==> flow/design.v (excerpt) <==
module bfcpu_core
(
    input  logic CLK,
    input  logic RES_N,
    output logic        BUS_REQ,
    output logic        BUS_WRITE,
    output logic [15:0] BUS_ADDR,
    output logic [ 7:0] BUS_WDATA,
    input  logic [ 7:0] BUS_RDATA,
    input  logic        BUS_RDY,
    output logic        IO_REQ,
    output logic        IO_WRITE,
    output logic [ 1:0] IO_ADDR,
    output logic [ 7:0] IO_WDATA,
    input  logic [ 7:0] IO_RDATA,
    input  logic        IO_RDY
);
For scale: about 2900 cells after synthesis, roughly 480 flip-flops, about 58 I/O pins, about 29000 um^2 of cells after synthesis.
Settings: LEC_CHECK=0, CAP_MARGIN=20, CORE_MARGIN=2, CORE_UTILIZATION=58, GPL_ROUTABILITY_DRIVEN=1, MIN_ROUTING_LAYER=met1, SETUP_SLACK_MARGIN=-0.45, SLEW_MARGIN=10; clock period 8.69 ns.
run.sh (not shown) runs the stock make flow with config.mk's settings and CLKGATE_MAP_FILE=.
The starting point finished but failed the layout checks on setup timing.
Next try:
CAP_MARGIN = 5   (was 20)
CORE_UTILIZATION = 70   (was 58)
CTS_CLUSTER_DIAMETER = 27   (was unset)
SETUP_SLACK_MARGIN = 2.5   (was -0.45)
Result:
- This time the run completed with no timing, DRC or antenna violations
- global-route usage increases by 15 points
- non-clock buffer count increases by 97
- register-to-register slack is better by 0.43 ns
- power increases by 36%
- core utilization increases by 22 points
- cell area increases by 12%
- wire length increases by 21%
- clock-buffer cell count increases by 84
- hold slack is better by 0.0040 ns
- via count increases by about 15%

* * *

Starting RTL as in the previous note.
==> flow/config.mk <==
export PLATFORM = sky130hd
export DESIGN_NAME = bfcpu_core
export DESIGN_NICKNAME = bfcpu_core
export VERILOG_FILES = /design/flow/design.v
export SDC_FILE = /design/flow/constraint.sdc
export NUM_CORES = 4
export LEC_CHECK = 0
export CAP_MARGIN = 20
export CORE_ASPECT_RATIO = 0.99
export CORE_MARGIN = 2
export CORE_UTILIZATION = 21
export GPL_ROUTABILITY_DRIVEN = 1
export HOLD_SLACK_MARGIN = -0.09
export MAX_ROUTING_LAYER = met4
export MIN_ROUTING_LAYER = met1
export SETUP_SLACK_MARGIN = -0.45
export SLEW_MARGIN = 20
export TNS_END_PERCENT = 5
==> flow/constraint.sdc <==
create_clock -name core_clock -period 13.0 [get_ports {CLK}]
set_input_delay 2.6000 -clock core_clock [delete_from_list [all_inputs] [get_ports {CLK}]]
set_output_delay 2.6000 -clock core_clock [all_outputs]
set_load 0.01 [all_outputs]
The baseline completed with no timing, DRC or antenna violations.
Next try:
- CORE_ASPECT_RATIO: 0.99 -> unset
- CORE_UTILIZATION: 21 -> 70
- GPL_ROUTABILITY_DRIVEN: 1 -> unset
- HOLD_SLACK_MARGIN: -0.09 -> unset
- MAX_ROUTING_LAYER: met4 -> unset
- MIN_ROUTING_LAYER: met1 -> unset
- SETUP_SLACK_MARGIN: -0.45 -> -0.44
- TNS_END_PERCENT: 5 -> unset
- clock period: 13.0 -> 5.96 ns (I/O delays scaled with it)
Result: Now the flow finished but failed the layout checks on negative setup slack. Final area came out higher by 4.2%. Clock power climbs by 130%. Cell count went down by 21%. Worst setup slack gets worse by 1.9 ns.
Next try:
- CORE_UTILIZATION: 70 -> 67
- CTS_CLUSTER_SIZE: unset -> 40
- SETUP_SLACK_MARGIN: -0.44 -> -0.24
- clock period: 5.96 -> 5.46 ns (I/O delays scaled with it)
Result:
- The changed run completed, yet does not pass: negative setup slack
- final cell count climbs by 4.6%
- routed wire length went up by 8.8%
- cell area climbs by 3.7%
- non-clock buffer count increases by 120
- synthesized cell count does not change
- setup slack gets worse by 0.43 ns
- clock power stays flat
Next try:
- CORE_UTILIZATION: 67 -> 40
- CTS_CLUSTER_SIZE: 40 -> unset
- SETUP_SLACK_MARGIN: -0.24 -> unset
- clock period: 5.46 -> 12.0 ns (I/O delays scaled with it)
What happened: With this change the flow finished clean; die size grows by 66%; total power shrinks by 59%; sequential share of layout area grows by 3.8 points; wire length shrinks by 16%; sequential cell count stays the same; sequential power shrinks by 51%; synthesized area does not change.
Next try:
- CORE_UTILIZATION: 40 -> 72
- PLACE_DENSITY_LB_ADDON: unset -> 0.24
- SETUP_SLACK_MARGIN: unset -> 1.91
- clock period: 12.0 -> 7.49 ns (I/O delays scaled with it)
Total power increases by 77%.
Sequential power increases by 69%.
Final cell count decreases by 6.5%.
Count of clock-buffer cells in the layout decreases by 5.
Global-route usage increases by 28 points.
Die area decreases by 44%.
Via count increases by about 20%.
Design area increases by about 5.4%.
Worst setup slack degrades by 0.26 ns.
Wire length increases by about 24%.
Next try:
- CORE_UTILIZATION: 72 -> 40
- PLACE_DENSITY_LB_ADDON: 0.24 -> unset
- SETUP_SLACK_MARGIN: 1.91 -> unset
- clock period: 7.49 -> 10.0 ns (I/O delays scaled with it)
Result: The changed run finished with timing, DRC and antenna clean. Combinational power shrinks by well over a third. Via count shrinks by about a fifth. Die area climbs by well over a third. Global-route usage goes down by 29 points. Non-clock buffer count went down by 165. Clock skew shrinks by 0.011 ns. Total power is lower by a quarter to a third. Synthesized cell count does not change. First-iteration DRC count fell by well over a third. Final area falls by a few percent.

* * *

Starting RTL as in the previous note.
## bfcpu_core
module bfcpu_core
(
    input  logic CLK,
    input  logic RES_N,
    output logic        BUS_REQ,
    output logic        BUS_WRITE,
    output logic [15:0] BUS_ADDR,
    output logic [ 7:0] BUS_WDATA,
    input  logic [ 7:0] BUS_RDATA,
    input  logic        BUS_RDY,
    output logic        IO_REQ,
    output logic        IO_WRITE,
    output logic [ 1:0] IO_ADDR,
    output logic [ 7:0] IO_WDATA,
    input  logic [ 7:0] IO_RDATA,
    input  logic        IO_RDY
);
logic        if_req;
logic [15:0] if_addr;
logic [ 3:0] if_code;
logic        if_rdy;
logic        dm_req;
logic        dm_write;
logic [14:0] dm_addr;
logic [ 7:0] dm_wdata;
logic [ 7:0] dm_rdata;
logic        dm_rdy;
CPU U_CPU
(
    .CLK (CLK),
    .RES (~RES_N),
    .IF_REQ  (if_req),
    .IF_ADDR (if_addr),
    .IF_CODE (if_code),
    .IF_RDY  (if_rdy),
    .DM_REQ   (dm_req),
    .DM_WRITE (dm_write),
    .DM_ADDR  (dm_addr),
    .DM_WDATA (dm_wdata),
    .DM_RDATA (dm_rdata),
    .DM_RDY   (dm_rdy),
    .IO_REQ   (IO_REQ),
    .IO_WRITE (IO_WRITE),
    .IO_ADDR  (IO_ADDR),
    .IO_WDATA (IO_WDATA),
    .IO_RDATA (IO_RDATA),
    .IO_RDY   (IO_RDY)
);
CACHE U_CACHE
(
    .CLK (CLK),
    .RES (~RES_N),
    .IF_REQ  (if_req),
    .IF_ADDR (if_addr),
    .IF_CODE (if_code),
    .IF_RDY  (if_rdy),
    .DM_REQ   (dm_req),
    .DM_WRITE (dm_write),
    .DM_ADDR  (dm_addr),
    .DM_WDATA (dm_wdata),
    .DM_RDATA (dm_rdata),
    .DM_RDY   (dm_rdy),
    .BUS_REQ   (BUS_REQ),
    .BUS_WRITE (BUS_WRITE),
    .BUS_ADDR  (BUS_ADDR),
    .BUS_WDATA (BUS_WDATA),
    .BUS_RDATA (BUS_RDATA),
    .BUS_RDY   (BUS_RDY)
);
endmodule
Settings: LEC_CHECK=0, CAP_MARGIN=20, CORE_MARGIN=2, CORE_UTILIZATION=36, SLEW_MARGIN=20; clock period 9.74 ns.
The starting point produced a clean layout.
Edit:
- CORE_UTILIZATION: 36 -> 23
- clock period: 9.74 -> 11.3 ns (I/O delays scaled with it)
Effect: First-iteration DRC count goes up by 3.0%; non-clock buffer count goes down by 3; wire length goes up by 4.2%; power goes down by 12%; setup slack is better by 500 ps; synthesized area is unchanged; via count goes up by 0.91%; combinational power goes down by 15%; hold slack barely changes.

* * *

== wip/onyx ==
Starting RTL as in the previous note.
==> flow/config.mk <==
export PLATFORM = sky130hd
export DESIGN_NAME = bfcpu_core
export DESIGN_NICKNAME = bfcpu_core
export VERILOG_FILES = /design/flow/design.v
export SDC_FILE = /design/flow/constraint.sdc
export NUM_CORES = 4
export LEC_CHECK = 0
export CAP_MARGIN = 20
export CELL_PAD_IN_SITES_DETAIL_PLACEMENT = 1
export CORE_MARGIN = 2
export CORE_UTILIZATION = 32
export CTS_CLUSTER_DIAMETER = 210
export PLACE_DENSITY = 0.51
export SLEW_MARGIN = 0
==> flow/constraint.sdc <==
create_clock -name core_clock -period 10.1 [get_ports {CLK}]
set_input_delay 2.0200 -clock core_clock [delete_from_list [all_inputs] [get_ports {CLK}]]
set_output_delay 2.0200 -clock core_clock [all_outputs]
set_load 0.01 [all_outputs]
Edits applied to the flow inputs when going from wip/onyx to wip/garnet:
- swapping 32 for 65 in CORE_UTILIZATION
- clearing CTS_CLUSTER_DIAMETER, which used to be 210
- putting SETUP_SLACK_MARGIN at 1.91 where nothing was set
- clearing PLACE_DENSITY, which used to be 0.51
- swapping 0 for 20 in SLEW_MARGIN
- clearing CELL_PAD_IN_SITES_DETAIL_PLACEMENT, which used to be 1
- swapping 10.1 for 7.81 in the clock period (ns, I/O delays scaled along)
Going from wip/onyx to wip/garnet, the non-clock buffer count was found to have gone up by 93%.
The total cell area at the placement stage of wip/garnet falls short of that of wip/onyx by 0.96%.
wip/garnet: done, clean on timing, DRC and antenna
Diff wip/onyx -> wip/garnet: area taken by multi-input logic gates +about 5%; global-route usage higher; count of cell instances traversed by the critical path decreased by 1 relative to the old numbers; post-route non-filler standard cell count lost 455.
Tally of filler cells in the layout, wip/onyx and wip/garnet, higher one = wip/onyx.
Cell with the largest stage delay on the worst path = o311ai_0: wip/onyx; cell with the largest stage delay on the worst path = mux4_2: wip/garnet
Proportion of power drawn by the clock network, wip/onyx and wip/garnet: larger value in wip/onyx
Number of combinational gates with multiple inputs: wip/garnet vs wip/onyx, no meaningful difference
Width of the chip (wip/garnet vs. wip/onyx) decreases by more than a quarter
Parity-gate share of the synthesized area counting xor and xnor cells: wip/garnet vs wip/onyx identical
## Diff of input files: wip/quartz against wip/garnet
- a change of CORE_UTILIZATION from 65 to 72
- an added CTS_CLUSTER_DIAMETER of 28
- an added CTS_CLUSTER_SIZE of 15
- an added PLACE_DENSITY_LB_ADDON of 0.24
- an added HOLD_SLACK_MARGIN of -0.09
- a change of the clock period (ns, I/O delays scaled along) from 7.81 to 7.49
## What came out
wip/quartz -> wip/garnet: synthesized-area fraction occupied by ao, oa, aoi and oai cells delta 0, exact match
Changes observed in wip/quartz relative to wip/garnet: vertical extent of the die moved down; total core area shows a reduction of about 10%; H-tree level count moved up.
The buffers inserted during post-CTS setup optimization in wip/quartz sits 5.8% above the value recorded for wip/garnet.
Comparing estimated wirelength of the detail-placed design for wip/quartz and wip/garnet, the smaller number came from wip/garnet.
The higher row count came out of wip/garnet.
What ended wip/quartz was a tool error in 5_1_grt; the run never finished.
The number of instances in the placed design reported for wip/quartz is smaller than that of wip/garnet by 67.
X dimension of the die: wip/quartz lower than wip/garnet
Taking wip/garnet as 1.0, wip/quartz lands at 0.905 on area of the die.
wip/garnet -> wip/quartz: synthesized cell count delta 0, exact match
Changes in wip/indigo relative to wip/quartz:
- swapping 15 for 50 in CTS_CLUSTER_SIZE
- putting MAX_ROUTING_LAYER at met4 where nothing was set
- clearing HOLD_SLACK_MARGIN, which used to be -0.09
==> results <==
wip/indigo: it failed with a tool error in 5_1_grt, so there are no final results. Total CTS buffers went down by a few percent going from wip/quartz to wip/indigo. Any difference in total placed instance area between wip/quartz and wip/indigo is small enough to ignore. In wip/indigo the setup slack at placement turned out 56 ps higher than in wip/quartz.
Input changes introduced in wip/lagoon (baseline for comparison: wip/indigo):
- changing CORE_UTILIZATION from 72 to 70
- setting CORE_ASPECT_RATIO to 0.65 for the first time
- removing SETUP_SLACK_MARGIN (formerly 1.91)
- removing PLACE_DENSITY_LB_ADDON (formerly 0.24)
- removing CTS_CLUSTER_DIAMETER (formerly 28)
- removing CTS_CLUSTER_SIZE (formerly 50)
- changing the clock period (ns, I/O delays scaled along) from 7.49 to 10.0
[summary]
- Summary of wip/indigo and wip/lagoon: one run falls short of a clean finish, namely wip/indigo.
- Looking only at half-perimeter wire length after placement, and setting everything else aside, the lower value of wip/indigo and wip/lagoon goes to wip/lagoon.
- Die size: wip/lagoon exceeds wip/indigo
- Compare wip/indigo and wip/lagoon | global placer's final weighted congestion higher: wip/lagoon
- Of wip/indigo and wip/lagoon, the run reporting the lower die height was wip/lagoon.
[inputs] wip/tundra vs wip/lagoon
- CTS_CLUSTER_DIAMETER now 100, previously not set
- MAX_ROUTING_LAYER now met5, was met4
- ABC_AREA now 1, previously not set
==> results <==
met4 as the top layer used by detailed routing was reported by wip/lagoon, and met5 by wip/tundra. Relative to wip/lagoon, largest incremental delay on the critical path has increased by 110 ps in wip/tundra. Relative to wip/lagoon, wip/tundra degrades wire length reported by the detailed router. Measured against each other, wip/lagoon and wip/tundra differ in signed area change from the synthesized netlist to the final layout, the higher figure coming from wip/lagoon. On global-route usage: wip/tundra sits above wip/lagoon. Summary of wip/tundra over wip/lagoon: final design instance area without fill now sits higher, switching component of the power higher.

* * *

bfcpu_core again, from the RTL that the note above started with.
==> flow/config.mk <==
export PLATFORM = sky130hd
export DESIGN_NAME = bfcpu_core
export DESIGN_NICKNAME = bfcpu_core
export VERILOG_FILES = /design/flow/design.v
export SDC_FILE = /design/flow/constraint.sdc
export NUM_CORES = 4
export LEC_CHECK = 0
export ABC_AREA = 1
export CAP_MARGIN = 20
export CORE_MARGIN = 2
export CORE_UTILIZATION = 72
export CTS_CLUSTER_SIZE = 77
export PLACE_DENSITY = 0.37
export SETUP_SLACK_MARGIN = -0.2
export SLEW_MARGIN = 40
==> flow/constraint.sdc <==
create_clock -name core_clock -period 5.67 [get_ports {CLK}]
set_input_delay 1.1340 -clock core_clock [delete_from_list [all_inputs] [get_ports {CLK}]]
set_output_delay 1.1340 -clock core_clock [all_outputs]
set_load 0.01 [all_outputs]
The first run completed and failed the layout checks on negative setup slack.
Edit:
==> flow/config.mk (replaced) <==
export PLATFORM = sky130hd
export DESIGN_NAME = bfcpu_core
export DESIGN_NICKNAME = bfcpu_core
export VERILOG_FILES = /design/flow/design.v
export SDC_FILE = /design/flow/constraint.sdc
export NUM_CORES = 4
export LEC_CHECK = 0
export CAP_MARGIN = 20
export CORE_MARGIN = 2
export CORE_UTILIZATION = 40
export SETUP_SLACK_MARGIN = 0.04
export SLEW_MARGIN = 20
==> flow/constraint.sdc (replaced) <==
create_clock -name core_clock -period 9.74 [get_ports {CLK}]
set_input_delay 1.9480 -clock core_clock [delete_from_list [all_inputs] [get_ports {CLK}]]
set_output_delay 1.9480 -clock core_clock [all_outputs]
set_load 0.01 [all_outputs]
The changed run finished clean.
Clock-buffer cell count goes up by 9.
Synthesized area shrinks by 1.1%.
Global-route usage is lower by 24 points.
Edit:
--- a/flow/config.mk
+++ b/flow/config.mk
@@ -9,4 +9,6 @@
 export CORE_MARGIN = 2
-export CORE_UTILIZATION = 40
-export SETUP_SLACK_MARGIN = 0.04
+export CORE_UTILIZATION = 72
+export CTS_CLUSTER_DIAMETER = 27
+export PLACE_DENSITY_LB_ADDON = 0.25
+export SETUP_SLACK_MARGIN = 1.84
 export SLEW_MARGIN = 20
==> flow/constraint.sdc (replaced) <==
create_clock -name core_clock -period 7.29 [get_ports {CLK}]
set_input_delay 1.4580 -clock core_clock [delete_from_list [all_inputs] [get_ports {CLK}]]
set_output_delay 1.4580 -clock core_clock [all_outputs]
set_load 0.01 [all_outputs]
Result:
- With this change the flow aborted during 5_1_grt with GRT-0232
- die area goes down by well over a third
- area after synthesis stays the same
- synthesized cell count does not change
Edit:
--- a/flow/config.mk
+++ b/flow/config.mk
@@ -9,6 +9,3 @@
 export CORE_MARGIN = 2
-export CORE_UTILIZATION = 72
-export CTS_CLUSTER_DIAMETER = 27
-export PLACE_DENSITY_LB_ADDON = 0.25
-export SETUP_SLACK_MARGIN = 1.84
+export CORE_UTILIZATION = 40
 export SLEW_MARGIN = 20
==> flow/constraint.sdc (replaced) <==
create_clock -name core_clock -period 9.74 [get_ports {CLK}]
set_input_delay 1.9480 -clock core_clock [delete_from_list [all_inputs] [get_ports {CLK}]]
set_output_delay 1.9480 -clock core_clock [all_outputs]
set_load 0.01 [all_outputs]
Outcome: The new run produced a clean layout; area after synthesis stays the same; synthesized cell count does not change; die area grows by well over a third.
Power is estimated from default activity; no workload was simulated.
